== run A ==
Design sa_top, start of the top module:
module sa_top (
    input  logic          clk_i,
    input  logic          rst_ni,
    input  logic          s_valid_i,
    input  logic          s_last_i,
    input  logic          m_ready_i,
    output logic          s_ready_o,
    output logic          m_valid_o,
    output logic          m_last_o,
    input  logic [ 15:0]  sx_data_i,
    input  logic [ 63:0]  sk_data_i,
    output logic [ 63:0]  m_data_o
);
Size in the first run: ~16000 cells after synthesis, ~2000 flip-flops, about 130000 um2 of cells after synthesis.
==> flow/config.mk <==
export PLATFORM = sky130hd
export DESIGN_NAME = sa_top
export DESIGN_NICKNAME = sa_top
export VERILOG_FILES = /design/flow/design.v
export SDC_FILE = /design/flow/constraint.sdc
export NUM_CORES = 4
export LEC_CHECK = 0
export CAP_MARGIN = 0
export CORE_MARGIN = 2
export CORE_UTILIZATION = 72
export CTS_CLUSTER_DIAMETER = 28
export CTS_CLUSTER_SIZE = 46
export PLACE_DENSITY = 0.6
export SETUP_SLACK_MARGIN = -0.19
export SLEW_MARGIN = 20
==> flow/constraint.sdc <==
create_clock -name core_clock -period 3.49 [get_ports {clk_i}]
set_input_delay 0.6980 -clock core_clock [delete_from_list [all_inputs] [get_ports {clk_i}]]
set_output_delay 0.6980 -clock core_clock [all_outputs]
set_load 0.01 [all_outputs]
run.sh (not shown) runs the stock make flow with config.mk's settings and CLKGATE_MAP_FILE=.
The layout from run A, despite a flow that completed every stage, fails the layout checks, with the failing checks listed as negative setup slack.
For run B, these inputs were changed with respect to run A:
Settings: a change of CTS_CLUSTER_DIAMETER from 28 to 356; a change of CAP_MARGIN from 0 to 20; an added ABC_AREA of 1; a deleted CTS_CLUSTER_SIZE that had been 46; a change of SETUP_SLACK_MARGIN from -0.19 to -0.17; a change of the clock period (ns, I/O delays scaled along) from 3.49 to 3.43.
==> results <==
- Higher part of the power in combinational logic was reported by run B, not run A.
- Compared with run A, in run B register-to-register slack moved up; final critical-path setup slack rose by 0.26 ns; post-layout utilization of the core dropped 6.6 points; depth of the CTS H-tree down 1; wire length of the first global-routing pass rose by 2500 um.
- | number of antenna cells inserted | run B vs run A | 2 higher |
- Relative contribution of the clock network to total power in run B is 16 points below run A.
- Run B: flow complete, layout not clean; failing: negative setup slack
- Mux cell area share after synthesis in run B vs run A: down 0.47 points
#### Input delta (run C over run B)
Settings: changing CORE_UTILIZATION from 72 to 16; removing SETUP_SLACK_MARGIN (formerly -0.17); removing CTS_CLUSTER_DIAMETER (formerly 356); removing ABC_AREA (formerly 1); changing the clock period (ns, I/O delays scaled along) from 3.43 to 6.19.
## What came out
Per the final summary, run C finished and its layout is clean on timing, DRC and antenna.
Final standard cell count with taps included and fillers excluded ends up higher on run C.
Setup slack: run C more than run B
Re final clock period utilization by the worst path: run B and run C aren't equal, and the higher value belongs to run B.
Re die area: run B and run C aren't equal, and the higher value belongs to run C.
Compare run B and run C | sum of routed wire length over all layers lower: run B
> inputs changed (run C -> run D)
Settings: CTS_CLUSTER_SIZE: unset -> 99; CORE_UTILIZATION: 16 -> 62; the clock period (ns, I/O delays scaled along): 6.19 -> 3.04.
The flow for run D finished, though final verification flagged negative setup slack. Going from run C to run D, final cell count without fillers shrinks by 6715. [compare] base=run C new=run D: total of cells resized after clock tree synthesis increased by 231 relative to the old numbers; routed wire length shrank by 3.0%. Of run C and run D, the higher power consumption belongs to run D. | non-clock buffer count | higher: run D |. Required time reported for the critical path endpoint was higher in the run labelled run C. Comparing run D against run C, there is no change at all in async set-or-reset flop fraction in the synthesized netlist. Run D ended with more logic depth of the worst path, buffers included than run C. Run D: setup slack lower than run C. Summary of the comparison: post-synthesis to final-layout area growth is higher in run D, relative to run C. Multi-input gate area in the final layout up about 6% in run D wrt run C.
The inputs of run E differ from those of run D as listed below.
Settings: removing CTS_CLUSTER_SIZE (formerly 99); changing CORE_UTILIZATION from 62 to 49; changing the clock period (ns, I/O delays scaled along) from 3.04 to 4.06.
Results
Run E completed every stage of the flow, and the final layout passed the timing, DRC and antenna checks. Run D had finished all stages when the layout checks came back failing, citing negative setup slack. [diff] die outline area, run E relative to run D: regression. Compared with run D, in run E non-clock buffer count now smaller; cell count listed in synth_stat.txt comparable. Per the comparison of run E with run D, routed wire length fell by 5.4%, static leakage power decreased 8.4%. Diff run D -> run E: clock buffer count now sits higher; signed area change from the synthesized netlist to the final layout now sits lower; count of placed standard cells in the final layout, fillers left out now sits lower.
No activity file was given, so power comes from the tool's default toggle rates.
